==> design.v <==
`timescale 1ns / 1ps
module axi_timer_averager_functional (
    input  logic        CLK            ,
    input  logic        RESET          ,
    input  logic        START_TIMER    ,
    input  logic        STOP_TIMER     ,
    input  logic        AVG_MSMT_ENABLE,
    input  logic [ 4:0] AVG_MSMT_LIMIT ,
    output logic [31:0] MSMT_VALUE     ,
    output logic        MSMT_VALID     ,
    output logic [63:0] AVG_MSMT_VALUE ,
    output logic [31:0] MSMT_COUNT     ,
    input  logic [ 3:0] LOAD_EN        ,
    input  logic [31:0] LOAD_DATA      ,
    input  logic [ 3:0] LOAD_STRB      
);
    function automatic logic [31:0] merge_bytes(input logic [31:0] old_value, input logic [31:0] new_value, input logic [3:0] strb);
        for (int b = 0; b < 4; b++)
            merge_bytes[b*8 +: 8] = strb[b] ? new_value[b*8 +: 8] : old_value[b*8 +: 8];
    endfunction
    logic d_start_timer;
    logic start_event  ;
    logic d_stop_timer;
    logic stop_event  ;
    localparam logic IDLE_ST = 1'b0;
    localparam logic MSMT_ST = 1'b1;
    logic [31:0] measurement_value;
    logic current_state;
    logic [31:0] avg_msmt_count;
    logic [31:0] avg_msmt_limit;
    logic [63:0] avg_msmt_value        ;
    logic [63:0] avg_msmt_value_shifted;
    logic        avg_msmt_value_valid  ;
    logic [31:0] avg_msmt_limit_rom [0:31];
    always_comb begin
        for (int i = 0; i < 32; i++)
            avg_msmt_limit_rom[i] = 32'h00000001 << i;
    end
    logic d_avg_msmt_enable;
    logic avg_msmt_event;
    always_ff @(posedge CLK) begin : MSMT_COUNT_processing  
        if (RESET)
            MSMT_COUNT <= 32'd1;
        else
            MSMT_COUNT <= avg_msmt_count + 1;
    end 
    always_comb begin 
        MSMT_VALUE = measurement_value;
    end 
    always_ff @(posedge CLK) begin 
        if (RESET)
            d_start_timer <= 1'b0;
        else
            d_start_timer <= START_TIMER ;
    end 
    always_ff @(posedge CLK) begin 
        if (RESET) begin 
            start_event <= 1'b0;
        end else if (!d_start_timer & START_TIMER) begin 
            start_event <= 1'b1;
        end else begin 
            start_event <= 1'b0;
        end 
    end 
    always_ff @(posedge CLK) begin 
        if (RESET)
            d_stop_timer <= 1'b0;
        else
            d_stop_timer <= STOP_TIMER;
    end 
    always_ff @(posedge CLK) begin 
        if (RESET) begin 
            stop_event <= 1'b0;
        end else if (!d_stop_timer & STOP_TIMER) begin 
            stop_event <= 1'b1;
        end else begin 
            stop_event <= 1'b0;
        end 
    end 
    always_ff @(posedge CLK) begin : current_state_processing 
        if (RESET) begin 
            current_state <= IDLE_ST;
        end else begin 
            case (current_state)
                IDLE_ST : 
                    if (start_event) begin 
                        current_state <= MSMT_ST;
                    end else begin 
                        current_state <= current_state;
                    end 
                MSMT_ST : 
                    if (stop_event) begin 
                        current_state <= IDLE_ST;
                    end else begin 
                        current_state <= current_state;
                    end 
                default : 
                    current_state <= current_state;
            endcase  
        end 
    end 
    always_ff @(posedge CLK) begin : measurement_value_processing 
        if (RESET) begin 
            measurement_value <= '0;
        end else if (LOAD_EN[3]) begin 
            measurement_value <= merge_bytes(measurement_value, LOAD_DATA, LOAD_STRB);
        end else begin 
            case (current_state)
                MSMT_ST : 
                    measurement_value <= measurement_value + 1;
                default : 
                    measurement_value <= '0;
            endcase  
        end 
    end 
    always_ff @(posedge CLK) begin : MSMT_VALID_processing 
        if (RESET) begin 
            MSMT_VALID <= 1'b0;
        end else begin 
            case (current_state) 
                MSMT_ST : 
                    if (stop_event) begin 
                        MSMT_VALID <= 1'b1;
                    end else begin 
                        MSMT_VALID <= 1'b0;
                    end 
                default : 
                    MSMT_VALID <= 1'b0;
            endcase  
        end 
    end 
    always_ff @(posedge CLK) begin : avg_msmt_count_processing 
        if (RESET) begin 
            avg_msmt_count <= '0;
        end else if (LOAD_EN[2]) begin 
            avg_msmt_count <= merge_bytes(avg_msmt_count, LOAD_DATA, LOAD_STRB);
        end else if ((avg_msmt_count == avg_msmt_limit) | !AVG_MSMT_ENABLE) begin 
            avg_msmt_count <= '0;
        end else begin 
            if (MSMT_VALID) begin 
                avg_msmt_count <= avg_msmt_count + 1;
            end else begin 
                avg_msmt_count <= avg_msmt_count;
            end 
        end 
    end 
    always_ff @(posedge CLK) begin : d_avg_msmt_enable_processing 
        if (RESET)
            d_avg_msmt_enable <= 1'b0;
        else
            d_avg_msmt_enable <= AVG_MSMT_ENABLE;
    end 
    always_ff @(posedge CLK) begin 
        if (RESET) begin 
            avg_msmt_event <= 1'b0;
        end else if (AVG_MSMT_ENABLE & !d_avg_msmt_enable) begin 
            avg_msmt_event <= 1'b1;
        end else begin 
            avg_msmt_event <= 1'b0;
        end 
    end 
    always_ff @(posedge CLK) begin : avg_msmt_limit_processing 
        if (RESET) begin 
            avg_msmt_limit <= '0;
        end else if (avg_msmt_event) begin 
            avg_msmt_limit <= avg_msmt_limit_rom[AVG_MSMT_LIMIT];
        end else begin 
            avg_msmt_limit <= avg_msmt_limit;
        end 
    end 
    always_ff @(posedge CLK) begin : avg_msmt_value_processing 
        if (RESET) begin 
            avg_msmt_value <= '0;
        end else if (LOAD_EN[0]) begin 
            avg_msmt_value[31:0] <= merge_bytes(avg_msmt_value[31:0], LOAD_DATA, LOAD_STRB);
        end else if (LOAD_EN[1]) begin 
            avg_msmt_value[63:32] <= merge_bytes(avg_msmt_value[63:32], LOAD_DATA, LOAD_STRB);
        end else if (avg_msmt_limit == avg_msmt_count) begin 
            avg_msmt_value <= '0;
        end else begin 
            if (AVG_MSMT_ENABLE) begin 
                if (MSMT_VALID) begin 
                        avg_msmt_value <= avg_msmt_value + measurement_value;
                end else begin 
                    avg_msmt_value <= avg_msmt_value;
                end 
            end else begin 
                avg_msmt_value <= '0;
            end 
        end 
    end 
    always_ff @(posedge CLK) begin : avg_msmt_value_shifted_processing 
        if (RESET) begin 
            avg_msmt_value_shifted <= '0;
        end else begin 
            case (AVG_MSMT_LIMIT) 
                5'h00   : avg_msmt_value_shifted <= avg_msmt_value[63:0];
                5'h01   : avg_msmt_value_shifted <= avg_msmt_value[63:1];
                5'h02   : avg_msmt_value_shifted <= avg_msmt_value[63:2];
                5'h03   : avg_msmt_value_shifted <= avg_msmt_value[63:3];
                5'h04   : avg_msmt_value_shifted <= avg_msmt_value[63:4];
                5'h05   : avg_msmt_value_shifted <= avg_msmt_value[63:5];
                5'h06   : avg_msmt_value_shifted <= avg_msmt_value[63:6];
                5'h07   : avg_msmt_value_shifted <= avg_msmt_value[63:7];
                5'h08   : avg_msmt_value_shifted <= avg_msmt_value[63:8];
                5'h09   : avg_msmt_value_shifted <= avg_msmt_value[63:9];
                5'h0a   : avg_msmt_value_shifted <= avg_msmt_value[63:10];
                5'h0b   : avg_msmt_value_shifted <= avg_msmt_value[63:11];
                5'h0c   : avg_msmt_value_shifted <= avg_msmt_value[63:12];
                5'h0d   : avg_msmt_value_shifted <= avg_msmt_value[63:13];
                5'h0e   : avg_msmt_value_shifted <= avg_msmt_value[63:14];
                5'h0f   : avg_msmt_value_shifted <= avg_msmt_value[63:15];
                5'h10   : avg_msmt_value_shifted <= avg_msmt_value[63:16];
                5'h11   : avg_msmt_value_shifted <= avg_msmt_value[63:17];
                5'h12   : avg_msmt_value_shifted <= avg_msmt_value[63:18];
                5'h13   : avg_msmt_value_shifted <= avg_msmt_value[63:19];
                5'h14   : avg_msmt_value_shifted <= avg_msmt_value[63:20];
                5'h15   : avg_msmt_value_shifted <= avg_msmt_value[63:21];
                5'h16   : avg_msmt_value_shifted <= avg_msmt_value[63:22];
                5'h17   : avg_msmt_value_shifted <= avg_msmt_value[63:23];
                5'h18   : avg_msmt_value_shifted <= avg_msmt_value[63:24];
                5'h19   : avg_msmt_value_shifted <= avg_msmt_value[63:25];
                5'h1a   : avg_msmt_value_shifted <= avg_msmt_value[63:26];
                5'h1b   : avg_msmt_value_shifted <= avg_msmt_value[63:27];
                5'h1c   : avg_msmt_value_shifted <= avg_msmt_value[63:28];
                5'h1d   : avg_msmt_value_shifted <= avg_msmt_value[63:29];
                5'h1e   : avg_msmt_value_shifted <= avg_msmt_value[63:30];
                5'h1f   : avg_msmt_value_shifted <= avg_msmt_value[63:31];
                default : avg_msmt_value_shifted <= avg_msmt_value[63:31];
            endcase  
        end 
    end 
    always_ff @(posedge CLK) begin : avg_msmt_value_valid_processing 
        if (RESET) begin 
            avg_msmt_value_valid <= 1'b0;
        end else if (avg_msmt_count == avg_msmt_limit) begin 
            avg_msmt_value_valid <= 1'b1;
        end else begin 
            avg_msmt_value_valid <= 1'b0;
        end 
    end
    always_ff @(posedge CLK) begin 
        if (RESET) begin 
            AVG_MSMT_VALUE <= '0;
        end else if (avg_msmt_value_valid) begin 
            AVG_MSMT_VALUE <= avg_msmt_value_shifted;
        end else begin 
            AVG_MSMT_VALUE <= AVG_MSMT_VALUE;
        end 
    end 
endmodule
`timescale 1 ns / 1 ps
module axi_timer_averager #(
    parameter integer DEFAULT_SAMPLES_SERIE = 2,
    parameter integer S_AXI_LITE_DATA_WIDTH = 32  ,
    parameter integer S_AXI_LITE_ADDR_WIDTH = 32
) (
    input  logic                                 CLK               ,
    input  logic                                 RESETN            ,
    input  logic [    S_AXI_LITE_ADDR_WIDTH-1:0] S_AXI_LITE_AWADDR ,
    input  logic [                          2:0] S_AXI_LITE_AWPROT ,
    input  logic                                 S_AXI_LITE_AWVALID,
    output logic                                 S_AXI_LITE_AWREADY,
    input  logic [    S_AXI_LITE_DATA_WIDTH-1:0] S_AXI_LITE_WDATA  ,
    input  logic [(S_AXI_LITE_DATA_WIDTH/8)-1:0] S_AXI_LITE_WSTRB  ,
    input  logic                                 S_AXI_LITE_WVALID ,
    output logic                                 S_AXI_LITE_WREADY ,
    output logic [                          1:0] S_AXI_LITE_BRESP  ,
    output logic                                 S_AXI_LITE_BVALID ,
    input  logic                                 S_AXI_LITE_BREADY ,
    input  logic [    S_AXI_LITE_ADDR_WIDTH-1:0] S_AXI_LITE_ARADDR ,
    input  logic [                          2:0] S_AXI_LITE_ARPROT ,
    input  logic                                 S_AXI_LITE_ARVALID,
    output logic                                 S_AXI_LITE_ARREADY,
    output logic [    S_AXI_LITE_DATA_WIDTH-1:0] S_AXI_LITE_RDATA  ,
    output logic [                          1:0] S_AXI_LITE_RRESP  ,
    output logic                                 S_AXI_LITE_RVALID ,
    input  logic                                 S_AXI_LITE_RREADY ,
    output logic [                         31:0] MSMT_VALUE        ,
    output logic                                 MSMT_VALID        ,
    input  logic                                 INTR
);
    logic [S_AXI_LITE_ADDR_WIDTH-1:0] axi_awaddr ;
    logic                             axi_awready;
    logic                             axi_wready ;
    logic [                      1:0] axi_bresp  ;
    logic                             axi_bvalid ;
    logic [S_AXI_LITE_ADDR_WIDTH-1:0] axi_araddr ;
    logic                             axi_arready;
    logic [S_AXI_LITE_DATA_WIDTH-1:0] axi_rdata  ;
    logic [                      1:0] axi_rresp  ;
    logic                             axi_rvalid ;
    localparam integer ADDR_LSB          = (S_AXI_LITE_DATA_WIDTH/32) + 1;
    localparam integer OPT_MEM_ADDR_BITS = 5                             ;
    logic                                                            slv_reg_rden                          ;
    logic                                                            slv_reg_wren                          ;
    logic [S_AXI_LITE_DATA_WIDTH-1:0]                                reg_data_out                          ;
    logic                                                            aw_en                                 ;
    logic        start_timer       ;
    logic        stop_timer        ;
    logic        avg_msmt_enable   ;
    logic [ 4:0] avg_msmt_limit    ;
    logic [31:0] msmt_count_reg    ;
    logic [63:0] avg_msmt_value_reg;
    logic [ 3:0] load_en           ;
    always_comb begin : S_AXI_LITE_processing 
        S_AXI_LITE_AWREADY = axi_awready;
        S_AXI_LITE_WREADY  = axi_wready;
        S_AXI_LITE_BRESP   = axi_bresp;
        S_AXI_LITE_BVALID  = axi_bvalid;
        S_AXI_LITE_ARREADY = axi_arready;
        S_AXI_LITE_RDATA   = axi_rdata;
        S_AXI_LITE_RRESP   = axi_rresp;
    end 
    always_ff @( posedge CLK ) begin : S_AXI_LITE_RVALID_proc
        if (~RESETN)
            S_AXI_LITE_RVALID <= 1'b0;
        else
            S_AXI_LITE_RVALID <= axi_rvalid;
    end 
    always_ff @( posedge CLK ) begin : axi_awready_proc
        if (~RESETN)
            axi_awready <= 1'b0;
        else    
            if (~axi_awready & S_AXI_LITE_AWVALID & S_AXI_LITE_WVALID & aw_en)
                axi_awready <= 1'b1;
            else 
                if (S_AXI_LITE_BREADY & axi_bvalid)
                    axi_awready <= 1'b0;
                else
                    axi_awready <= 1'b0;
    end       
    always_ff @( posedge CLK ) begin : aw_en_proc
        if (~RESETN)
            aw_en <= 1'b1;
        else
            if (~axi_awready & S_AXI_LITE_AWVALID & S_AXI_LITE_WVALID & aw_en)
                aw_en <= 1'b0;
            else 
                if (S_AXI_LITE_BREADY & axi_bvalid)
                    aw_en <= 1'b1;
    end       
    always_ff @( posedge CLK ) begin : axi_awaddr_proc
        if (~RESETN)
            axi_awaddr <= '0;
        else
            if (~axi_awready & S_AXI_LITE_AWVALID & S_AXI_LITE_WVALID & aw_en)
                axi_awaddr <= S_AXI_LITE_AWADDR;
    end       
    always_ff @( posedge CLK ) begin : axi_wready_proc
        if (~RESETN)
            axi_wready <= 1'b0;
        else    
            if (~axi_wready & S_AXI_LITE_WVALID & S_AXI_LITE_AWVALID & aw_en )
                axi_wready <= 1'b1;
            else
                axi_wready <= 1'b0;
    end       
    always_comb begin : slv_reg_wren_processing  
        slv_reg_wren = axi_wready & S_AXI_LITE_WVALID & axi_awready & S_AXI_LITE_AWVALID;
    end
    always_ff @( posedge CLK ) begin : axi_bvalid_proc
        if (~RESETN)
            axi_bvalid  <= 1'b0;
        else
            if (axi_awready & S_AXI_LITE_AWVALID & ~axi_bvalid & axi_wready & S_AXI_LITE_WVALID)
                axi_bvalid <= 1'b1;
            else
                if (S_AXI_LITE_BREADY & axi_bvalid)
                    axi_bvalid <= 1'b0; 
    end   
    always_ff @( posedge CLK ) begin : axi_bresp_proc
        if (~RESETN)
            axi_bresp   <= 2'b0;
        else
            if (axi_awready & S_AXI_LITE_AWVALID & ~axi_bvalid & axi_wready & S_AXI_LITE_WVALID)
                axi_bresp  <= 2'b0;  
    end   
    always_ff @( posedge CLK ) begin : axi_arready_proc
        if (~RESETN)
            axi_arready <= 1'b0;
        else    
            if (~axi_arready & S_AXI_LITE_ARVALID)
                axi_arready <= 1'b1;
            else
                axi_arready <= 1'b0;
    end       
    always_ff @( posedge CLK ) begin : axi_araddr_proc
        if (~RESETN)
            axi_araddr  <= 32'b0;
        else    
            if (~axi_arready & S_AXI_LITE_ARVALID)
                axi_araddr  <= S_AXI_LITE_ARADDR;
    end       
    always_ff @( posedge CLK ) begin : axi_rvalid_proc
        if (~RESETN)
            axi_rvalid <= 1'b0;
        else
            if (axi_arready & S_AXI_LITE_ARVALID & ~axi_rvalid)
                axi_rvalid <= 1'b1;
            else 
                if (axi_rvalid & S_AXI_LITE_RREADY)
                    axi_rvalid <= 1'b0;
    end    
    always_ff @( posedge CLK ) begin : axi_rresp_proc
        if (~RESETN)
            axi_rresp  <= '0;
        else
            if (axi_arready & S_AXI_LITE_ARVALID & ~axi_rvalid)
                axi_rresp  <= 2'b0;  
    end    
    always_ff @(posedge CLK) begin : slv_reg_rden_proc
        if (~RESETN)
            slv_reg_rden <= 1'b0;
        else
            slv_reg_rden <= axi_arready & S_AXI_LITE_ARVALID & ~axi_rvalid;
    end 
    always_ff @(posedge CLK) begin
        if (~RESETN)
            reg_data_out <= '0;
        else
        case ( axi_araddr[ADDR_LSB+OPT_MEM_ADDR_BITS:ADDR_LSB] )
            8'h00   : reg_data_out <= {31'b0, stop_timer};
            8'h01   : reg_data_out <= {16'b0, 3'b0, avg_msmt_limit, 7'b0, avg_msmt_enable};
            8'h02   : reg_data_out <= avg_msmt_value_reg[31:0];
            8'h03   : reg_data_out <= avg_msmt_value_reg[63:32];
            8'h04   : reg_data_out <= msmt_count_reg[31:0];
            default : reg_data_out <= '0;
        endcase
    end
    always_ff @(posedge CLK) begin
        if (~RESETN)
            axi_rdata <= '0;
        else if (slv_reg_rden)
            axi_rdata <= reg_data_out;      
    end    
    always_ff @(posedge CLK) begin : stop_timer_processing 
        if (~RESETN) begin 
            stop_timer <= 1'b0;
        end else begin 
            if (slv_reg_wren) begin 
                if (axi_awaddr[ADDR_LSB + OPT_MEM_ADDR_BITS : ADDR_LSB] == 0) begin 
                    if (S_AXI_LITE_WSTRB[0]) begin 
                        stop_timer <= S_AXI_LITE_WDATA[0];
                    end else begin 
                        stop_timer <= 1'b0;
                    end 
                end else begin 
                    stop_timer <= 1'b0;
                end 
            end else begin 
                stop_timer <= 1'b0;
            end 
        end 
    end 
    always_ff @(posedge CLK) begin : avg_msmt_enable_processing 
        if (~RESETN) begin 
            avg_msmt_enable <= 1'b0;
        end else begin 
            if (slv_reg_wren) begin 
                if (axi_awaddr[ADDR_LSB + OPT_MEM_ADDR_BITS : ADDR_LSB] == 1) begin 
                    if (S_AXI_LITE_WSTRB[0]) begin 
                        avg_msmt_enable <= S_AXI_LITE_WDATA[0];
                    end else begin 
                        avg_msmt_enable <= avg_msmt_enable;
                    end 
                end else begin 
                    avg_msmt_enable <= avg_msmt_enable;
                end 
            end else begin 
                avg_msmt_enable <= avg_msmt_enable;
            end 
        end 
    end 
    always_ff @(posedge CLK) begin : avg_msmt_limit_processing 
        if (~RESETN) begin 
            avg_msmt_limit <= DEFAULT_SAMPLES_SERIE;
        end else begin 
            if (slv_reg_wren) begin 
                if (axi_awaddr[ADDR_LSB + OPT_MEM_ADDR_BITS : ADDR_LSB] == 1) begin 
                    if (S_AXI_LITE_WSTRB[1]) begin 
                        avg_msmt_limit <= S_AXI_LITE_WDATA[12:8];
                    end else begin 
                        avg_msmt_limit <= avg_msmt_limit;
                    end 
                end else begin 
                    avg_msmt_limit <= avg_msmt_limit;
                end 
            end else begin 
                avg_msmt_limit <= avg_msmt_limit;
            end 
        end 
    end 
    always_ff @(posedge CLK) begin : start_timer_processing 
        if (~RESETN)
            start_timer <= 1'b0;
        else
            start_timer <= INTR;
    end 
    always_comb begin : load_en_processing 
        load_en[0] = slv_reg_wren & (axi_awaddr[ADDR_LSB + OPT_MEM_ADDR_BITS : ADDR_LSB] == 2);
        load_en[1] = slv_reg_wren & (axi_awaddr[ADDR_LSB + OPT_MEM_ADDR_BITS : ADDR_LSB] == 3);
        load_en[2] = slv_reg_wren & (axi_awaddr[ADDR_LSB + OPT_MEM_ADDR_BITS : ADDR_LSB] == 4);
        load_en[3] = slv_reg_wren & (axi_awaddr[ADDR_LSB + OPT_MEM_ADDR_BITS : ADDR_LSB] == 5);
    end
    axi_timer_averager_functional axi_timer_averager_functional_inst (
        .CLK            (CLK               ),
        .RESET          (~RESETN           ),
        .START_TIMER    (start_timer       ),
        .STOP_TIMER     (stop_timer        ),
        .AVG_MSMT_ENABLE(avg_msmt_enable   ),
        .AVG_MSMT_LIMIT (avg_msmt_limit    ),
        .MSMT_VALUE     (MSMT_VALUE        ),
        .MSMT_VALID     (MSMT_VALID        ),
        .AVG_MSMT_VALUE (avg_msmt_value_reg),
        .MSMT_COUNT     (msmt_count_reg    ),
        .LOAD_EN        (load_en           ),
        .LOAD_DATA      (S_AXI_LITE_WDATA  ),
        .LOAD_STRB      (S_AXI_LITE_WSTRB  )
    );
endmodule
==> run.sh <==
#!/bin/bash
# the make line also repeats each setting of config.mk as NAME=value (left out here)
make -C /OpenROAD-flow-scripts/flow DESIGN_CONFIG=/design/flow/config.mk WORK_HOME=/design/flow/orfs CLKGATE_MAP_FILE= finish
==> config.mk <==
export PLATFORM = sky130hd
export DESIGN_NAME = axi_timer_averager
export DESIGN_NICKNAME = axi_timer_averager
export VERILOG_FILES = /design/flow/design.v
export SDC_FILE = /design/flow/constraint.sdc
export NUM_CORES = 4
export LEC_CHECK = 0
export CAP_MARGIN = 20
export CELL_PAD_IN_SITES_DETAIL_PLACEMENT = 0
export CELL_PAD_IN_SITES_GLOBAL_PLACEMENT = 2
export CORE_MARGIN = 2
export CORE_UTILIZATION = 45
export GPL_ROUTABILITY_DRIVEN = 1
export SLEW_MARGIN = 20
==> constraint.sdc <==
create_clock -name core_clock -period 4.61 [get_ports {CLK}]
set_input_delay 0.9220 -clock core_clock [delete_from_list [all_inputs] [get_ports {CLK}]]
set_output_delay 0.9220 -clock core_clock [all_outputs]
set_load 0.01 [all_outputs]
==> notes.md, run 1 <==
flow finished, numbers: post-CTS setup buffers 0, Critical-path top delay cell a211oi_4, htree depth 2, highest-power group the clock network, Synth cell types 94, TritonCTS Buffers 48, Clock Skew 0.0673 ns, vias in the first global route 31523, DR vias 33279, Reg power frac between 40% and 50%, Buf/Inv on CP 2, Cell area leaders dfxtp_1 (30%), a221oi_1 (7.0%), a22oi_1 (6.8%), a22o_1 (6.5%), mux2i_1 (5.7%), Leak roughly 11 nW, clock latency (worst-skew pair) 0.66 ns, aoi share 34.6%, Critical Path RT 5.13 ns, Seq/Total Area, Yosys between 20 and 30%, crit-path max FO 8, Mean Syn Cell Area a little under 8 sq um, switching fraction of total power 24.8%, Crit Path Category reg -> reg, Post-DRT Antenna Nets 0, cell type with the largest total area after synthesis dfxtp_1, combinational power share roughly 4.0%, XOR/XNOR Fraction of Synth Area 2.80%, fin crit period 3.90 ns, antenna violations before repair 9, global-route wire length before repair 214 mm, root buf cell clkbuf_16, Dominant flop cell dfxtp_1, combinational gate power about 320 uW, area grow syn2layout 13.2%, Final HPWL DP 89.5 mm, TritonRoute pass-1 iters 14, IO Pins 188, Yosys chip area 28400 sq um, cell family with most CP delay AND-OR/OR-AND gates, Async SR Flop Fraction 0%, CTS clk-pin slew, worst paths 0.06 ns, die area 65200 sq um, clock buffer depth 3, nets 3575, WHS Path Cells 1, port bufs 125, hold_buf cts 0, EDFF count, synth 0, Clock Power Share 50.0%, critical path depth 12, Max-Slew Margin vs Limit a little over a fifth, Adders+Majority by Area about 1.6%, CTS tree done, fin crit share 84.6%, Tot Pwr 7.99 mW, Power Density 248 nW/um^2, Clock net power 4.00 mW, RSZ-0062 raised after global routing no, flops out of synthesis roughly 420, R2R setup slack 0.71 ns, Pint 6.01 mW, Hold Path Class reg -> reg, Seq group between 3 and 4 mW, largest net degree at the start of global routing 93, DRC 0, startpoint types flip-flop, cts repair resizes 0, WP data arrival 4.42 ns, Iteration-0 DRC Markers 6388, cell total in the yosys stat output 3579, total core area ~63000 sq um, Max-Cap Viols 0, most frequent cell after synthesis nor2_1, YS warnings 3, Hold Path End axi_timer_averager_functional_inst.avg_msmt_event, gate count of the mapped netlist 3579, DIE WIDTH 255 um, Via density ~7.7, Area after DPL 30500 sq um, per-cell routed wire length 34.2 um, slowest cell delay on critical path 0.53 ns, All-Layer GR Usage between 40% and 50%, endpoints failing hold 0, num rows 92, CTS Sinks 421, Routability Congestion around 0.96, net switching power 1.98 mW, TNS Setup 0 ns, top-area cell type share of the netlist area 29.7%, Tool Warnings between 80 and 90, Initial Util 45.3%, Final Max Tran Viols 0, simple share between 15 and 20%, outcome no timing/DRC/antenna violations, R2R depth 12, Final Setup Violations 0, crit path cell chain ha_1 > inv_1 > fa_1 > and2b_1 > o31a_1 > o31ai_2 > buf_4 > a221o_1 > a211oi_4 > o21ai_2 > or3_1 > a32o_1, Dominant comb cell AND-OR/OR-AND gates, die height 255 um, crit end category flip-flop, Multiplexer share 5.75%, fmax 256 MHz, Synth Cell Area 28400 sq um, Slew @ Worst Pin 1.18 ns, IR Drop Worst-Case VDD 0.000284 V, synth cell count leaders nor2_1 (425), dfxtp_1 (421), clkbuf_1 (393), Post-Layout Inst Area 32200 sq um, Routed WL 147 mm, total grt overflow 0
[cell type report]
class | instances | area, sq um
antenna | 2 | 5.00
inverter | 29 | 116
clock buffer | 73 | 1460
fill | 5964 | 30600
clock inverter | 16 | 193
multi-input combinational | 2638 | 18200
timing repair buffer | 288 | 2690
tap | 846 | 1060
sequential | 421 | 8440
[stage by stage]
step           std cells  hold slack (ns)  util, %  worst slack (ns)
2_1_floorplan       3582            0.367        -              1.42
3_3_place_gp        4222            0.371     48.6             0.763
3_5_place_dp        4222            0.371     48.6             0.703
4_1_cts             4311            0.386     51.3             0.815
5_1_grt             4311            0.385     51.3             0.561
6_report            4313            0.384     51.3             0.711
[metal layers]
metal	vias to the layer above	GRT usage, %	share of wire (%)
met3	1002	18.1	14
met1	15790	54.1	37
li1	13621	-	-
met5	-	1.58	0.13
met2	2852	63.8	41
met4	14	24.1	7.2
==> inputs of run 2 (changes only) <==
- CORE_ASPECT_RATIO: unset -> 0.5
- CORE_UTILIZATION: 45 -> 55
- CTS_CLUSTER_DIAMETER: unset -> 350
- CTS_CLUSTER_SIZE: unset -> 98
- SETUP_SLACK_MARGIN: unset -> 1.33
==> run 2 against run 1 <==
The flow now stops in global placement without I/O (3_1_place_gp_skip_io). Die area fell by 18%. Area after synthesis did not move. Synthesized cell count did not move.
==> notes.md, run 2 <==
yosys + openroad results -> Synth cell types 94 (unchanged), XOR/XNOR Fraction of Synth Area 2.80% (unchanged), Adders+Majority by Area 1.57% (unchanged), Dominant comb cell AND-OR/OR-AND gates, aoi share 34.6% (unchanged), Seq/Total Area, Yosys 29.7% (unchanged), YS warnings 3 (unchanged), Cell area leaders dfxtp_1 (30%), a221oi_1 (7.0%), a22oi_1 (6.8%), a22o_1 (6.5%), mux2i_1 (5.7%), cell total in the yosys stat output 3579 (unchanged), top-area cell type share of the netlist area 29.7% (unchanged), num rows 58 (-37%), simple share 18.4% (unchanged), gate count of the mapped netlist 3579 (unchanged), DIE WIDTH 325 um (+27%), Async SR Flop Fraction 0% (unchanged), most frequent cell after synthesis nor2_1, Stop Error [ERROR GPL-0301] Utilization 105.821 % exceeds 100%., Mean Syn Cell Area 7.94 sq um (unchanged), synth cell count leaders nor2_1 (425), dfxtp_1 (421), clkbuf_1 (393), Yosys chip area 28400 sq um (unchanged), Synth Cell Area 28400 sq um (unchanged), Dominant flop cell dfxtp_1, flops out of synthesis 421 (unchanged), Multiplexer share 5.75% (unchanged), die area 53600 sq um (-18%), cell type with the largest total area after synthesis dfxtp_1, Initial Util 56.1% (+11 points), outcome stopped before the end, total core area 50700 sq um (-19%), EDFF count, synth 0 (unchanged), Fail Step global placement without I/O (3_1_place_gp_skip_io), die height 165 um (-35%)
==> inputs of run 3 (changes only) <==
- CORE_ASPECT_RATIO: 0.5 -> unset
- CORE_UTILIZATION: 55 -> 45
- CTS_CLUSTER_DIAMETER: 350 -> unset
- CTS_CLUSTER_SIZE: 98 -> unset
- SETUP_SLACK_MARGIN: 1.33 -> unset
- clock period: 4.61 -> 2.62 ns (I/O delays scaled with it)
==> run 3 against run 2 <==
Area after synthesis unchanged. Now fails the layout checks on negative setup slack. Die area increased by 22%. Synthesized cell count unchanged.
==> notes.md, run 3 <==
flow finished, numbers: outcome finished with violations, SO Viols negative setup slack, fin crit share 116%, IR Drop Worst-Case VDD 0.000447 V, hold_sp RESETN, Dominant comb cell AND-OR/OR-AND gates, Routability Congestion 0.996, DIE WIDTH 255 um (-22%), most frequent cell after synthesis nor2_1, combinational power share under 10%, Yosys chip area 28400 sq um (unchanged), Buf/Inv on CP 2, CTS Sinks 421, crit-path max FO 3, Synth Cell Area 28400 sq um (unchanged), Routed WL 157 mm, total grt overflow 0, Reg power frac 46.6%, crit path cell chain ha_4 > inv_2 > fa_2 > and2b_1 > o31a_1 > o31ai_4 > a221o_1 > a211oi_4 > buf_6 > o211ai_1 > or4_1 > a31oi_1, cell type with the largest total area after synthesis dfxtp_1, Post-Layout Inst Area 38000 sq um, R2R setup slack -0.42 ns, Final HPWL DP ~100 mm, num rows 92 (+59%), aoi share 34.6% (unchanged), highest-power group the clock network, Async SR Flop Fraction 0% (unchanged), Power Density 364 nW/um^2, area grow syn2layout 33.8%, gate count of the mapped netlist 3579 (unchanged), Clock Power Share between 40% and 50%, clock buffer depth 3, CTS clk-pin slew, worst paths 0.07 ns, top-area cell type share of the netlist area 29.7% (unchanged), cell family with most CP delay AND-OR/OR-AND gates, Via density around 7.4, total core area 62700 sq um (+24%), Hold Path Class in -> reg, WHS Path Cells 2, Pint 10.4 mW, CTS tree done, Cell area leaders dfxtp_1 (30%), a221oi_1 (7.0%), a22oi_1 (6.8%), a22o_1 (6.5%), mux2i_1 (5.7%), Multiplexer share 5.75% (unchanged), htree depth 2, Final Setup Violations 26, critical path depth 12, fin util 60.6%, Slew @ Worst Pin 1.17 ns, Dominant flop cell dfxtp_1, Initial Util 45.3% (-11 points), Crit Path Category reg -> reg, fin crit period 3.04 ns, die area 65200 sq um (+22%), Final WS setup -0.420 ns, Hold Path End start_timer, antenna violations before repair 16, combinational gate power 632 uW, final hold slack ~0.31 ns, nets 4126, DR vias 35990, endpoints failing hold 0, Mean Syn Cell Area 7.94 sq um (unchanged), Leak 14.4 nW, simple share 18.4% (unchanged), Area after DPL 35100 sq um, clock latency (worst-skew pair) 0.62 ns, Max-Slew Margin vs Limit 21.6%, Post-Layout Cell Count roughly 4900, startpoint types flip-flop, TritonRoute pass-1 iters 17, fill count 5519, Clock Skew between 0.04 and 0.05 ns, RSZ-0062 raised after global routing yes, crit end category flip-flop, Iteration-0 DRC Markers 7779, vias in the first global route 34862, flops out of synthesis 421 (unchanged), Adders+Majority by Area 1.57% (unchanged), Seq/Total Area, Yosys 29.7% (unchanged), switching fraction of total power approximately a quarter, XOR/XNOR Fraction of Synth Area 2.80% (unchanged), All-Layer GR Usage 46.3%, YS warnings 3 (unchanged), Post-DRT Antenna Nets 0, Synth cell types 94 (unchanged), Max-Cap Viols 0, global-route wire length before repair ~230 mm, fmax 329 MHz, synth cell count leaders nor2_1 (425), dfxtp_1 (421), clkbuf_1 (393), per-cell routed wire length 32.2 um, EDFF count, synth 0 (unchanged), TritonCTS Buffers 47, net switching power 3.42 mW, R2R depth 12, DRC 0, root buf cell clkbuf_16, largest net degree at the start of global routing 94, Inst Count DP 4719, Seq group 6.45 mW, slowest cell delay on critical path 0.50 ns, Critical Path RT 3.14 ns, cell total in the yosys stat output 3579 (unchanged), port bufs 125, Clock net power 6.77 mW, Tool Warnings 89, WP data arrival 3.56 ns, Final Max Tran Viols 0, Critical-path top delay cell or4_1, IO Pins 188, die height 255 um (+55%)
run 3: layout make-up:
type / count / area (sq um) / area share, %
clock inverter: 27 / 320 / 0.842
clock buffer: 58 / 1270 / 3.33
tap: 846 / 1060 / 2.78
inverter: 29 / 116 / 0.306
multi-input combinational: 2638 / 19000 / 49.8
timing repair buffer: 840 / 7830 / 20.6
sequential: 421 / 8460 / 22.3
antenna: 8 / 20.0 / 0.0526
run 3: repair_timing:
item                       4_1_cts  5_1_grt
setup endpoints to repair       88      124
gates resized                   86       87
pin swaps                       33       42
buffers inserted                27       33
hold buffers                     0        0
run 3: per-layer routing:
layer / vias up / global-route usage [%] / share of wire (%)
met4: 25 / 30.1 / 8.5
met5: - / 1.50 / 0.24
met3: 1138 / 20.1 / 14
met2: 3228 / 67.9 / 41
li1: 14714 / - / -
met1: 16885 / 54.8 / 36
run 3: stage by stage:
stage,setup slack (ns),total power [mW],TNS [ns]
detailed placement,-0.630,7.20,-22.66
global placement,-0.614,7.20,-18.75
finish,-0.420,13.9,-6.14
floorplan,-0.400,6.85,-3.25
global route,-0.511,14.2,-8.17
CTS,-0.376,13.9,-5.16
==> inputs of run 4 (changes only) <==
- ABC_AREA: unset -> 1
- CAP_MARGIN: 20 -> 40
- CELL_PAD_IN_SITES_DETAIL_PLACEMENT: 0 -> 1
- CELL_PAD_IN_SITES_GLOBAL_PLACEMENT: 2 -> 3
- CORE_MARGIN: 2 -> 6
- CORE_UTILIZATION: 45 -> 34
- CTS_CLUSTER_DIAMETER: unset -> 373
- GPL_TIMING_DRIVEN: unset -> 1
- HOLD_SLACK_MARGIN: unset -> -0.05
- MAX_ROUTING_LAYER: unset -> met5
- PLACE_DENSITY_LB_ADDON: unset -> 0.27
- SETUP_SLACK_MARGIN: unset -> 0.87
- TNS_END_PERCENT: unset -> 40
- clock period: 2.62 -> 5.44 ns (I/O delays scaled with it)
==> run 4 against run 3 <==
Fmax is 17% lower. Sequential cell count unchanged. Core utilization decreased by 21 points. Die area rose by 54%. Sequential share of layout area up 1.1 points. Routed wire length is 29% higher. Final cell count rose by 35%. The run now finishes clean.
==> notes.md, run 4 <==
flow finished, numbers: outcome no timing/DRC/antenna violations, RSZ-0062 raised after global routing no, R2R setup slack 1.78 ns (+2.20 ns), Tool Warnings 87 (-2.2%), TNS Setup 0 ns (+6.14 ns), die height 317 um (+24%), antenna violations before repair 7 (-9), top-area cell type share of the netlist area 26.7% (-2.9 points), slowest cell delay on critical path 0.84 ns (+0.34 ns), nets 5446 (+32%), Max-Slew Margin vs Limit 34.8% (+13 points), combinational power share 5.4% (+0.8 points), Post-DRT Antenna Nets 0 (unchanged), final hold slack 0.383 ns (+0.0702 ns), die area 100000 sq um (+54%), cell family with most CP delay buffers and inverters, DR vias 41374 (+15%), combinational gate power 384 uW (-39%), R2R depth 11 (-1), Via density 6.28 (-15%), vias in the first global route 40072 (+15%), Setup crit start avg_msmt_limit[4], Power Density 197 nW/um^2 (-46%), EDFF count, synth 0 (unchanged), cts repair resizes 0 (-100%), Routed WL 203 mm (+29%), Hold Path End axi_timer_averager_functional_inst.start_event, TritonCTS Buffers 52 (+11%), Pint 5.29 mW (-49%), Clock net power 3.59 mW (-47%), Leak 14.9 nW (+3.6%), switching fraction of total power 25.8% (+1.1 points), gate count of the mapped netlist 5365 (+50%), Post-Layout Cell Count 6588 (+35%), IR Drop Worst-Case VDD 0.000220 V (-51%), root buf cell clkbuf_16, Clock Skew 0.0264 ns (-0.0188 ns), DIE WIDTH 317 um (+24%), most frequent cell after synthesis nand2_1, crit path cell chain buf_4 > inv_2 > nand3_2 > inv_1 > buf_4 > nand2_1 > o21ai_0 > nor2_1 > nand2_1 > nor2_1 > a21oi_1, Dominant comb cell simple AND/OR/NAND/NOR gates, aoi share 23.0% (-12 points), IO Pins 188 (unchanged), port bufs 125 (unchanged), CTS tree done, WP data arrival 4.18 ns (+0.62 ns), endpoints failing hold 0 (unchanged), Cell area leaders dfxtp_1 (27%), nand2_1 (15%), o22ai_1 (12%), nor2_1 (11%), inv_1 (6.5%), hold_buf cts 0 (unchanged), fin crit period 3.66 ns (+0.624 ns), DRC 0 (unchanged), Hold Path Class reg -> reg, cell total in the yosys stat output 5365 (+50%), area grow syn2layout 14.5%, TritonRoute pass-1 iters 6 (-11), total grt overflow 0 (unchanged), Routability Congestion 0.967 (-2.9%), crit-path max FO 21 (+18), CTS clk-pin slew, worst paths 0.06 ns (about the same), Inst Count DP 6481 (+37%), clock buffer depth 3 (unchanged), clock latency (worst-skew pair) 0.65 ns (+0.03 ns), Dominant flop cell dfxtp_1, per-cell routed wire length 30.7 um (-4.7%), Final HPWL DP 140 mm (+35%), YS warnings 3 (unchanged), fmax 273 MHz (-17%), WHS Path Cells 1 (-1), global-route wire length before repair 288 mm (+27%), Synth cell types 51 (-46%), Mean Syn Cell Area 5.88 sq um (-26%), fin crit share 67.4% (-49 points), Adders+Majority by Area 1.41% (-0.16 points), Crit Path Category reg -> reg, Max-Cap Viols 0 (unchanged), crit end category flip-flop, critical path depth 11 (-1), Seq/Total Area, Yosys 26.7% (-2.9 points), num rows 111 (+21%), post-CTS setup buffers 0 (-100%), Slew @ Worst Pin 0.976 ns (-0.198 ns), Final Setup Violations 0 (-100%), Yosys chip area 31500 sq um (+11%), flops out of synthesis 421 (unchanged), Async SR Flop Fraction 0% (unchanged), Reg power frac 44.2% (-2.4 points), All-Layer GR Usage 38.6% (-7.7 points), reg2reg start avg_msmt_limit[4], CTS Sinks 421 (unchanged), total core area 91800 sq um (+46%), highest-power group the clock network, Clock Power Share 50.4% (+1.5 points), Final Max Tran Viols 0 (unchanged), startpoint types flip-flop, Critical-path top delay cell nand3_2, Synth Cell Area 31500 sq um (+11%), XOR/XNOR Fraction of Synth Area 2.11% (-0.69 points), net switching power 1.84 mW (-46%), synth cell count leaders nand2_1 (1234), nor2_1 (885), o22ai_1 (625), Multiplexer share 0% (-5.8 points), largest net degree at the start of global routing 113 (+20%), Iteration-0 DRC Markers 4994 (-36%), cell type with the largest total area after synthesis dfxtp_1, hold_sp axi_timer_averager_functional_inst.d_start_timer, Buf/Inv on CP 4 (+2), simple share 34.2% (+16 points), Initial Util 34.4% (-11 points), Critical Path RT 5.95 ns (+2.81 ns), Seq group 3.15 mW (-51%), htree depth 2 (unchanged)
run 4: area by class of cell:
class,count,area [sq um]
fill,12196,55700
multi-input combinational,3941,19300
sequential,421,8430
timing repair buffer,292,2920
inverter,589,2210
tap,1243,1560
clock buffer,73,1470
clock inverter,23,269
antenna,6,15.0
run 4: through the flow:
| stage | worst slack (ns) | util, % | cell area (sq um) | total power, mW |
|---|---|---|---|---|
| 6_report | 1.78 | 39.4 | 36100 | 7.13 |
| 5_1_grt | 1.93 | 39.3 | 36100 | 7.34 |
| 4_1_cts | 2.10 | 39.2 | 36000 | 7.18 |
| 3_5_place_dp | 1.72 | 37.3 | 34300 | 3.60 |
| 3_3_place_gp | 1.73 | 36.8 | 33800 | 3.59 |
| 2_1_floorplan | 2.95 | - | 31600 | 3.41 |
run 4: per-layer routing:
metal  track usage [%]  wire length (um)
met1              49.9             80200
met2              56.2             81900
met3              10.2             22600
met4              25.9             17800
met5                 0                37
==> inputs of run 5 (changes only) <==
- CAP_MARGIN: 40 -> 35
- CELL_PAD_IN_SITES_DETAIL_PLACEMENT: 1 -> 2
- CELL_PAD_IN_SITES_GLOBAL_PLACEMENT: 3 -> 1
- CORE_MARGIN: 6 -> 2
- CORE_UTILIZATION: 34 -> 35
- CTS_CLUSTER_DIAMETER: 373 -> unset
- CTS_CLUSTER_SIZE: unset -> 13
- GPL_TIMING_DRIVEN: 1 -> 0
- HOLD_SLACK_MARGIN: -0.05 -> 0.18
- MAX_ROUTING_LAYER: met5 -> met4
- MIN_ROUTING_LAYER: unset -> met1
- PLACE_DENSITY_LB_ADDON: 0.27 -> 0.13
- SETUP_SLACK_MARGIN: 0.87 -> -0.64
- SLEW_MARGIN: 20 -> 35
- TNS_END_PERCENT: 40 -> unset
- clock period: 5.44 -> 8.0 ns (I/O delays scaled with it)
==> run 5 against run 4 <==
The run now fails in global routing (5_1_grt). Area after synthesis unchanged. Die area down 7.7%. Synthesized cell count unchanged.
==> notes.md, run 5 <==
yosys + openroad results -> die area 92500 sq um (-7.7%), IO Pins 188 (unchanged), Fail Step global routing (5_1_grt), Adders+Majority by Area 1.41% (unchanged), YS warnings 3 (unchanged), XOR/XNOR Fraction of Synth Area 2.11% (unchanged), gate count of the mapped netlist 5365 (unchanged), Cell area leaders dfxtp_1 (27%), nand2_1 (15%), o22ai_1 (12%), nor2_1 (11%), inv_1 (6.5%), Final HPWL DP 229 mm (+64%), Synth cell types 51 (unchanged), die height 304 um (-3.9%), Seq/Total Area, Yosys 26.7% (unchanged), flops out of synthesis 421 (unchanged), cts repair resizes 0 (unchanged), Routability Congestion 1.16 (+20%), clock buffer depth 3 (unchanged), CTS Sinks 421 (unchanged), total grt overflow 1427, Mean Syn Cell Area 5.88 sq um (unchanged), port bufs 125 (unchanged), Inst Count DP 6681 (+3.1%), All-Layer GR Usage 82.9%, Multiplexer share 0% (unchanged), post-CTS setup buffers 0 (unchanged), synth cell count leaders nand2_1 (1234), nor2_1 (885), o22ai_1 (625), DIE WIDTH 304 um (-3.9%), TritonCTS Buffers 52 (unchanged), Yosys chip area 31500 sq um (unchanged), Dominant flop cell dfxtp_1, Synth Cell Area 31500 sq um (unchanged), Stop Error [ERROR GRT-0116] Global routing finished with congestion. Check the congestion regions in the DRC Viewer., most frequent cell after synthesis nand2_1, cell total in the yosys stat output 5365 (unchanged), htree depth 2 (unchanged), top-area cell type share of the netlist area 26.7% (unchanged), Async SR Flop Fraction 0% (unchanged), simple share 34.2% (unchanged), outcome stopped before the end, total core area 89600 sq um (-2.4%), Dominant comb cell simple AND/OR/NAND/NOR gates, aoi share 23.0% (unchanged), Area after DPL 34600 sq um (+0.86%), EDFF count, synth 0 (unchanged), hold_buf cts 0 (unchanged), num rows 110 (-0.90%), Initial Util 35.2% (+0.84 points), cell type with the largest total area after synthesis dfxtp_1, root buf cell clkbuf_16
run 5: metrics by stage:
step / worst slack, ns / utilization [%] / power, mW / hold WS (ns)
after floorplan: 5.00 / - / 2.32 / 0.368
after global placement: 2.69 / 38.3 / 2.45 / 0.371
after detailed placement: 3.36 / 38.6 / 2.50 / 0.377
after CTS: 3.71 / 40.7 / 5.25 / 0.405
run 5: layer usage:
layer	GRT usage, %	GRT overflow
met5	-	-
met4	78.7	447
met3	67.8	118
met2	97.8	769
met1	81.7	93
==> inputs of run 6 (changes only) <==
- ABC_AREA: 1 -> unset
- CAP_MARGIN: 35 -> 20
- CELL_PAD_IN_SITES_DETAIL_PLACEMENT: 2 -> 0
- CELL_PAD_IN_SITES_GLOBAL_PLACEMENT: 1 -> 2
- CORE_UTILIZATION: 35 -> 64
- CTS_CLUSTER_DIAMETER: unset -> 396
- CTS_CLUSTER_SIZE: 13 -> 99
- GPL_TIMING_DRIVEN: 0 -> unset
- HOLD_SLACK_MARGIN: 0.18 -> unset
- MAX_ROUTING_LAYER: met4 -> unset
- MIN_ROUTING_LAYER: met1 -> unset
- PLACE_DENSITY_LB_ADDON: 0.13 -> 0.18
- SETUP_SLACK_MARGIN: -0.64 -> 1.52
- SLEW_MARGIN: 35 -> 20
- TNS_END_PERCENT: unset -> 10
- clock period: 8.0 -> 5.49 ns (I/O delays scaled with it)
==> run 6 against run 5 <==
The flow stops in global placement without I/O (3_1_place_gp_skip_io). Area after synthesis shrank 9.9%. Synthesized cell count shrank 33%. Die area decreased by 50%.
==> notes.md, run 6 <==
yosys + openroad results -> gate count of the mapped netlist 3579 (-33%), Multiplexer share 5.75% (+5.8 points), Initial Util 64.5% (+29 points), aoi share 34.6% (+12 points), Synth Cell Area 28400 sq um (-9.9%), die height 215 um (-29%), outcome stopped before the end, Dominant flop cell dfxtp_1, Cell area leaders dfxtp_1 (30%), a221oi_1 (7.0%), a22oi_1 (6.8%), a22o_1 (6.5%), mux2i_1 (5.7%), die area 46100 sq um (-50%), XOR/XNOR Fraction of Synth Area 2.80% (+0.69 points), Adders+Majority by Area 1.57% (+0.16 points), synth cell count leaders nor2_1 (425), dfxtp_1 (421), clkbuf_1 (393), YS warnings 3 (unchanged), cell total in the yosys stat output 3579 (-33%), simple share 18.4% (-16 points), EDFF count, synth 0 (unchanged), most frequent cell after synthesis nor2_1, Fail Step global placement without I/O (3_1_place_gp_skip_io), Seq/Total Area, Yosys 29.7% (+2.9 points), flops out of synthesis 421 (unchanged), Dominant comb cell AND-OR/OR-AND gates, Stop Error [ERROR FLW-0024] Place density exceeds 1.0 (current PLACE_DENSITY_LB_ADDON =  0.18). Please check if the value of  PLACE_DENSITY_LB_ADDON is between 0 and 0.99., top-area cell type share of the netlist area 29.7% (+2.9 points), total core area 44000 sq um (-51%), Synth cell types 94 (+84%), Async SR Flop Fraction 0% (unchanged), num rows 77 (-30%), DIE WIDTH 215 um (-29%), cell type with the largest total area after synthesis dfxtp_1, Yosys chip area 28400 sq um (-9.9%), Mean Syn Cell Area 7.94 sq um (+35%)
==> inputs of run 7 (changes only) <==
- CAP_MARGIN: 20 -> 40
- CELL_PAD_IN_SITES_DETAIL_PLACEMENT: 0 -> 1
- CORE_ASPECT_RATIO: unset -> 1.27
- CORE_UTILIZATION: 64 -> 17
- CTS_CLUSTER_DIAMETER: 396 -> unset
- CTS_CLUSTER_SIZE: 99 -> unset
- MIN_ROUTING_LAYER: unset -> met2
- PLACE_DENSITY_LB_ADDON: 0.18 -> 0.07
- SETUP_SLACK_MARGIN: 1.52 -> 0.83
- TNS_END_PERCENT: 10 -> 45
- clock period: 5.49 -> 5.29 ns (I/O delays scaled with it)
==> run 7 against run 6 <==
Now clean on timing, DRC and antenna. Die area increased to 3.7 times the previous value. Synthesized cell count did not move. Area after synthesis did not move.
==> notes.md, run 7 <==
flow finished, numbers: die height 465 um (+120%), fin crit share 76.6%, Hold Path End axi_timer_averager_functional_inst.avg_msmt_event, antenna violations before repair 0, TNS Setup 0 ns, Inst Count DP 5635, cell total in the yosys stat output 3579 (unchanged), Max-Slew Margin vs Limit 25.7%, Synth cell types 94 (unchanged), critical path depth 8, WP data arrival 4.62 ns, num rows 169 (+120%), DR vias between 40000 and 50000, combinational gate power approximately 360 uW, Synth Cell Area 28400 sq um (unchanged), endpoints failing hold 0, most frequent CP cell a211oi_1, Mean Syn Cell Area 7.94 sq um (unchanged), cell type with the largest total area after synthesis dfxtp_1, crit-path max FO 26, net switching power 2.12 mW, die area 170000 sq um (+270%), Adders+Majority by Area 1.57% (unchanged), All-Layer GR Usage 37.8%, Dominant flop cell dfxtp_1, largest net degree at the start of global routing 142, XOR/XNOR Fraction of Synth Area 2.80% (unchanged), Post-DRT Antenna Nets 0, Final Max Tran Viols 0, crit end category flip-flop, root buf cell clkbuf_16, DRC 0, Buf/Inv on CP 0, Critical Path RT around 5.9 ns, area grow syn2layout 23.8%, port bufs 125, aoi share 34.6% (unchanged), Clock Power Share 54.9%, hold_buf cts 0, Clock net power 4.33 mW, TritonCTS Buffers 57, vias in the first global route 50533, Seq/Total Area, Yosys 29.7% (unchanged), Routability Congestion 0.894, total core area 167000 sq um (+280%), nets approximately 3600, cts repair resizes 0, TritonRoute pass-1 iters 22, clock latency (worst-skew pair) 0.74 ns, per-cell routed wire length 37.9 um, Dominant comb cell AND-OR/OR-AND gates, Critical-path top delay cell nand2_2, synth cell count leaders nor2_1 (425), dfxtp_1 (421), clkbuf_1 (393), post-CTS setup buffers 0, Seq group 3.20 mW, IR Drop Worst-Case VDD 0.000268 V, fin crit period 4.05 ns, gate count of the mapped netlist 3579 (unchanged), Final HPWL DP ~130 mm, Tool Warnings 87, CTS clk-pin slew, worst paths 0.06 ns, htree depth 2, fmax ~250 MHz, Leak between 10 and 15 nW, Area after DPL 32800 sq um, Crit Path Category reg -> reg, Yosys chip area 28400 sq um (unchanged), crit path cell chain xor2_1 > nor4_1 > nand4_1 > o21a_1 > nand2_2 > o22ai_1 > a211oi_1 > a211oi_1, Post-Layout Cell Count 5795, CTS Sinks between 400 and 500, Cell area leaders dfxtp_1 (30%), a221oi_1 (7.0%), a22oi_1 (6.8%), a22o_1 (6.5%), mux2i_1 (5.7%), simple share 18.4% (unchanged), Clock Skew 0.0675 ns, IO Pins about 190, Hold Path Class reg -> reg, global-route wire length before repair 302 mm, switching fraction of total power roughly 27%, RSZ-0062 raised after global routing no, YS warnings 3 (unchanged), CTS tree done, cell family with most CP delay simple AND/OR/NAND/NOR gates, Async SR Flop Fraction 0% (unchanged), Max-Cap Viols 0, Post-Layout Inst Area between 30000 and 40000 sq um, Reg power frac 40.5%, fin util 21.1%, R2R depth 8, Final Setup Violations 0, flops out of synthesis 421 (unchanged), highest-power group the clock network, Multiplexer share 5.75% (unchanged), WHS Path Cells 1, Slew @ Worst Pin between 1 and 1.5 ns, slowest cell delay on critical path 0.70 ns, Pint around 5.8 mW, Iteration-0 DRC Markers 11707, combinational power share 4.6%, most frequent cell after synthesis nor2_1, outcome no timing/DRC/antenna violations, startpoint types flip-flop, R2R setup slack 1.24 ns, Power Density 224 nW/um^2, Routed WL approximately 220 mm, DIE WIDTH 367 um (+71%), EDFF count, synth 0 (unchanged), top-area cell type share of the netlist area 29.7% (unchanged), total grt overflow 0, Initial Util 17.1% (-47 points), clock buffer depth 3, Via density 7.79
run 7: area by class of cell:
class | instances | area (sq um)
Tap cell | 2223 | 2780
Fill cell | 19514 | 131000
Antenna cell | 27 | 67.6
Multi-Input combinational cell | 2638 | 18300
Timing Repair Buffer | 350 | 3500
Inverter | 29 | 116
Clock inverter | 33 | 405
Sequential cell | 421 | 8440
Clock buffer | 74 | 1610
run 7: stage by stage:
stage / setup WS [ns] / hold WS, ns / total power [mW]
finish: 1.24 / 0.386 / 7.89
CTS: 1.25 / 0.389 / 7.92
global route: 0.998 / 0.407 / 8.12
floorplan: 2.10 / 0.367 / 3.39
detailed placement: 1.08 / 0.378 / 3.61
global placement: 1.11 / 0.370 / 3.60
run 7: metal layers:
layer | vias to the layer above | GRT usage [%] | share of wire [%]
li1 | 13699 | - | -
met1 | 13704 | - | 0
met2 | 15191 | 45.4 | 48
met3 | 2445 | 45.2 | 39
met4 | 98 | 13.9 | 12
met5 | - | 17.5 | 1.5
==> inputs of run 8 (changes only) <==
- CAP_MARGIN: 40 -> 20
- CELL_PAD_IN_SITES_DETAIL_PLACEMENT: 1 -> 0
- CELL_PAD_IN_SITES_GLOBAL_PLACEMENT: 2 -> 0
- CORE_ASPECT_RATIO: 1.27 -> unset
- CORE_UTILIZATION: 17 -> 72
- CTS_CLUSTER_SIZE: unset -> 15
- MIN_ROUTING_LAYER: met2 -> unset
- PLACE_DENSITY_LB_ADDON: 0.07 -> 0.01
- SETUP_SLACK_MARGIN: 0.83 -> 1.09
- TNS_END_PERCENT: 45 -> unset
- clock period: 5.29 -> 3.81 ns (I/O delays scaled with it)
==> run 8 against run 7 <==
The run now fails in global routing (5_1_grt). Area after synthesis did not move. Die area fell by 76%. Synthesized cell count did not move.
==> notes.md, run 8 <==
yosys + openroad results -> outcome stopped before the end, Fail Step global routing (5_1_grt), Stop Error [ERROR GRT-0232] Routing congestion too high. Check the congestion heatmap in the GUI., simple share 18.4% (unchanged), die height 203 um (-56%), Mean Syn Cell Area 7.94 sq um (unchanged), num rows 72 (-57%), Dominant comb cell AND-OR/OR-AND gates, Yosys chip area 28400 sq um (unchanged), Dominant flop cell dfxtp_1, flops out of synthesis 421 (unchanged), root buf cell clkbuf_16, cell total in the yosys stat output 3579 (unchanged), Synth Cell Area 28400 sq um (unchanged), gate count of the mapped netlist 3579 (unchanged), CTS Sinks 421 (unchanged), Adders+Majority by Area 1.57% (unchanged), clock buffer depth 3 (unchanged), pre-CTS setup slack 0.355 ns (-0.723 ns), port bufs 125 (unchanged), EDFF count, synth 0 (unchanged), total core area 38800 sq um (-77%), htree depth 2 (unchanged), Final HPWL DP 82.7 mm (-38%), TritonCTS Buffers 42 (-26%), Multiplexer share 5.75% (unchanged), hold_buf cts 0 (unchanged), most frequent cell after synthesis nor2_1, XOR/XNOR Fraction of Synth Area 2.80% (unchanged), Inst Count DP 3942 (-30%), total grt overflow roughly 950, Routability Congestion 1.06 (+19%), aoi share 34.6% (unchanged), YS warnings 3 (unchanged), synth cell count leaders nor2_1 (425), dfxtp_1 (421), clkbuf_1 (393), Async SR Flop Fraction 0% (unchanged), Cell area leaders dfxtp_1 (30%), a221oi_1 (7.0%), a22oi_1 (6.8%), a22o_1 (6.5%), mux2i_1 (5.7%), Initial Util 73.2% (+56 points), top-area cell type share of the netlist area 29.7% (unchanged), DIE WIDTH 203 um (-45%), Seq/Total Area, Yosys 29.7% (unchanged), cell type with the largest total area after synthesis dfxtp_1, IO Pins 188 (unchanged), All-Layer GR Usage 93.6%, Synth cell types 94 (unchanged), die area 41100 sq um (-76%)
[run 8: through the flow]
| step | instance area, sq um | hold WS (ns) |
|---|---|---|
| floorplan | 28500 | 0.367 |
| global placement | 30400 | 0.371 |
| CTS | 33000 | 0.419 |
| detailed placement | 30400 | 0.377 |
[run 8: timing repair]
action,4_1_cts
pin swaps,34
setup buffers,59
gates cloned,8
resized,110
setup endpoints to repair,157
[run 8: metal layers]
metal	track usage (%)	overflow
met5	72.0	21
met1	92.5	93
met3	84.8	130
met2	103	436
met4	96.3	271
==> inputs of run 9 (changes only) <==
- CORE_MARGIN: 2 -> 6
- CTS_CLUSTER_DIAMETER: unset -> 256
- CTS_CLUSTER_SIZE: 15 -> unset
- GPL_TIMING_DRIVEN: unset -> 1
- HOLD_SLACK_MARGIN: unset -> -0.08
- MAX_ROUTING_LAYER: unset -> met5
- PLACE_DENSITY_LB_ADDON: 0.01 -> 0.27
- SETUP_SLACK_MARGIN: 1.09 -> -0.16
- TNS_END_PERCENT: unset -> 5
- clock period: 3.81 -> 2.2 ns (I/O delays scaled with it)
==> run 9 against run 8 <==
The flow stops in clock tree synthesis (4_1_cts). Synthesized cell count did not move. Die area rose by 8.1%. Area after synthesis did not move.
==> notes.md, run 9 <==
yosys + openroad results -> outcome stopped before the end, Fail Step clock tree synthesis (4_1_cts), Stop Error [ERROR DPL-0033] detailed placement checks failed during check placement., simple share 18.4% (unchanged), cell type with the largest total area after synthesis dfxtp_1, Multiplexer share 5.75% (unchanged), Yosys chip area 28400 sq um (unchanged), DIE WIDTH 211 um (+3.9%), die height 211 um (+3.9%), IO Pins 188 (unchanged), Dominant comb cell AND-OR/OR-AND gates, pre-CTS setup slack -0.896 ns (-1.25 ns), num rows 72 (unchanged), most frequent cell after synthesis nor2_1, synth cell count leaders nor2_1 (425), dfxtp_1 (421), clkbuf_1 (393), port bufs 125 (unchanged), Area after DPL 35300 sq um (+16%), Dominant flop cell dfxtp_1, EDFF count, synth 0 (unchanged), Final HPWL DP 104 mm (+26%), Initial Util 73.4% (+0.17 points), Synth cell types 94 (unchanged), top-area cell type share of the netlist area 29.7% (unchanged), Mean Syn Cell Area 7.94 sq um (unchanged), Cell area leaders dfxtp_1 (30%), a221oi_1 (7.0%), a22oi_1 (6.8%), a22o_1 (6.5%), mux2i_1 (5.7%), die area 44400 sq um (+8.1%), Seq/Total Area, Yosys 29.7% (unchanged), gate count of the mapped netlist 3579 (unchanged), flops out of synthesis 421 (unchanged), aoi share 34.6% (unchanged), cell total in the yosys stat output 3579 (unchanged), Routability Congestion 1.21 (+14%), Adders+Majority by Area 1.57% (unchanged), Synth Cell Area 28400 sq um (unchanged), total core area 38700 sq um (-0.23%), XOR/XNOR Fraction of Synth Area 2.80% (unchanged), YS warnings 3 (unchanged), Async SR Flop Fraction 0% (unchanged)
==> run 9: per-stage QoR <==
step	setup TNS (ns)	util, %	instances
floorplan	-19.88	-	3582
global placement	-57.56	91.1	4463
detailed placement	-90.36	91.1	4463
==> inputs of run 10 (changes only) <==
- ABC_AREA: unset -> 1
- CELL_PAD_IN_SITES_DETAIL_PLACEMENT: 0 -> 1
- CELL_PAD_IN_SITES_GLOBAL_PLACEMENT: 0 -> 3
- CORE_UTILIZATION: 72 -> 23
- CTS_CLUSTER_DIAMETER: 256 -> 389
- HOLD_SLACK_MARGIN: -0.08 -> 0.1
- MAX_ROUTING_LAYER: met5 -> met4
- SETUP_SLACK_MARGIN: -0.16 -> 0.87
- TNS_END_PERCENT: 5 -> 40
- clock period: 2.2 -> 5.44 ns (I/O delays scaled with it)
==> run 10 against run 9 <==
Now clean on timing, DRC and antenna. Synthesized cell count is 50% higher. Die area rose to 3.3 times the previous value. Area after synthesis grew 11%.
==> notes.md, run 10 <==
flow finished, numbers: antenna violations before repair 6, DIE WIDTH 382 um (+81%), Synth Cell Area 31500 sq um (+11%), switching fraction of total power 25.4%, DR vias 40435, Post-DRT Antenna Nets 0, Post-Layout Inst Area roughly 37000 sq um, CTS clk-pin slew, worst paths 0.06 ns, combinational gate power a little under 400 uW, clock buffer depth 3, vias in the first global route 40007, slowest cell delay on critical path 0.79 ns, Slew @ Worst Pin ~1.1 ns, Mean Syn Cell Area 5.88 sq um (-26%), net switching power 1.88 mW, outcome no timing/DRC/antenna violations, Power Density 203 nW/um^2, top-area cell type share of the netlist area 26.7% (-2.9 points), root buf cell clkbuf_16, IR Drop Worst-Case VDD 0.000213 V, Dominant comb cell simple AND/OR/NAND/NOR gates, Critical Path RT slightly below 6 ns, Via density 5.68, R2R setup slack approximately 1.7 ns, cell type with the largest total area after synthesis dfxtp_1, TritonRoute pass-1 iters 6, htree depth 2, Pint 5.52 mW, total core area 136000 sq um (+250%), Crit Path Category reg -> reg, Seq/Total Area, Yosys 26.7% (-2.9 points), flops out of synthesis 421 (unchanged), Max-Slew Margin vs Limit 25.5%, Routability Congestion 0.960 (-20%), gate count of the mapped netlist 5365 (+50%), fin crit period 3.75 ns, fill count 17435, simple share 34.2% (+16 points), Leak around 15 nW, Async SR Flop Fraction 0% (unchanged), cts repair resizes 0, Adders+Majority by Area 1.41% (-0.16 points), port bufs 125 (unchanged), Dominant flop cell dfxtp_1, TNS Setup 0 ns, crit-path max FO 24, most frequent cell after synthesis nand2_1, Tool Warnings roughly 87, YS warnings 3 (unchanged), RSZ-0062 raised after global routing no, Final HPWL DP 150 mm (+44%), crit path cell chain buf_4 > inv_2 > nand2_2 > inv_1 > a22oi_1 > o2111ai_1 > nor2_1 > nand3_1 > nand2_1 > inv_1, hold_buf cts 0, clock latency (worst-skew pair) 0.66 ns, Tot Pwr 7.40 mW, total grt overflow 0, per-cell routed wire length 30.8 um, EDFF count, synth 0 (unchanged), Seq group 3.15 mW, Multiplexer share 0% (-5.8 points), Hold Path End axi_timer_averager_functional_inst.avg_msmt_event, DRC 0, WHS Path Cells 1, Buf/Inv on CP 4, All-Layer GR Usage 29.2%, reg2reg start avg_msmt_limit[4], Synth cell types 51 (-46%), cell total in the yosys stat output 5365 (+50%), Routed WL around 220 mm, TritonCTS Buffers approximately 52, CTS Sinks 421, highest-power group the clock network, crit end category flip-flop, Hold Path Class reg -> reg, Final Max Tran Viols 0, IO Pins 188 (unchanged), fin crit share 68.9%, aoi share 23.0% (-12 points), XOR/XNOR Fraction of Synth Area 2.11% (-0.69 points), die area 146000 sq um (+230%), area grow syn2layout 15.9%, Cell area leaders dfxtp_1 (27%), nand2_1 (15%), o22ai_1 (12%), nor2_1 (11%), inv_1 (6.5%), Post-Layout Cell Count 7119, synth cell count leaders nand2_1 (1234), nor2_1 (885), o22ai_1 (625), Max-Cap Viols 0, Initial Util 23.2% (-50 points), startpoint types flip-flop, R2R depth 10, Area after DPL 34700 sq um (-1.8%), Inst Count DP 7019 (+57%), CTS tree done, Yosys chip area 31500 sq um (+11%), WP data arrival 4.27 ns, cell family with most CP delay buffers and inverters, Clock Power Share between 50 and 60%, Clock Skew approximately 0.044 ns, Iteration-0 DRC Markers 4063, global-route wire length before repair around 310 mm, fmax 267 MHz, critical path depth 10, num rows 135 (+88%), Clock net power 3.86 mW, die height 382 um (+81%), Reg power frac 42.6%, largest net degree at the start of global routing 135, Setup crit start avg_msmt_limit[4], most frequent CP cell inv_1, nets 5441, Critical-path top delay cell nand2_2, Final Setup Violations 0, endpoints failing hold 0, combinational power share 5.3%, post-CTS setup buffers 0, fin util 26.9%
[run 10: stage by stage]
step | hold slack, ns | worst slack [ns]
finish | 0.386 | 1.69
global route | 0.399 | 1.75
CTS | 0.387 | 1.98
detailed placement | 0.376 | 1.64
global placement | 0.371 | 1.68
floorplan | 0.368 | 2.95
[run 10: per-layer routing]
layer	global-route usage (%)	up-vias	part of all wire, %
li1	-	17758	-
met1	38.6	20139	44
met2	44.0	2012	43
met3	4.95	526	7.9
met4	13.0	0	5.2
met5	-	-	0
[run 10: final cells by class]
cell class                 instances  area, sq um  area share, %
antenna                            6         15.0         0.0411
inverter                         589         2210           6.06
multi-input combinational       3941        19300           52.7
sequential                       421         8430           23.1
clock buffer                      69         1460           3.98
tap                             1781         2230           6.10
timing repair buffer             287         2520           6.90
clock inverter                    25          412           1.13
Power and IR drop assume default switching activity.
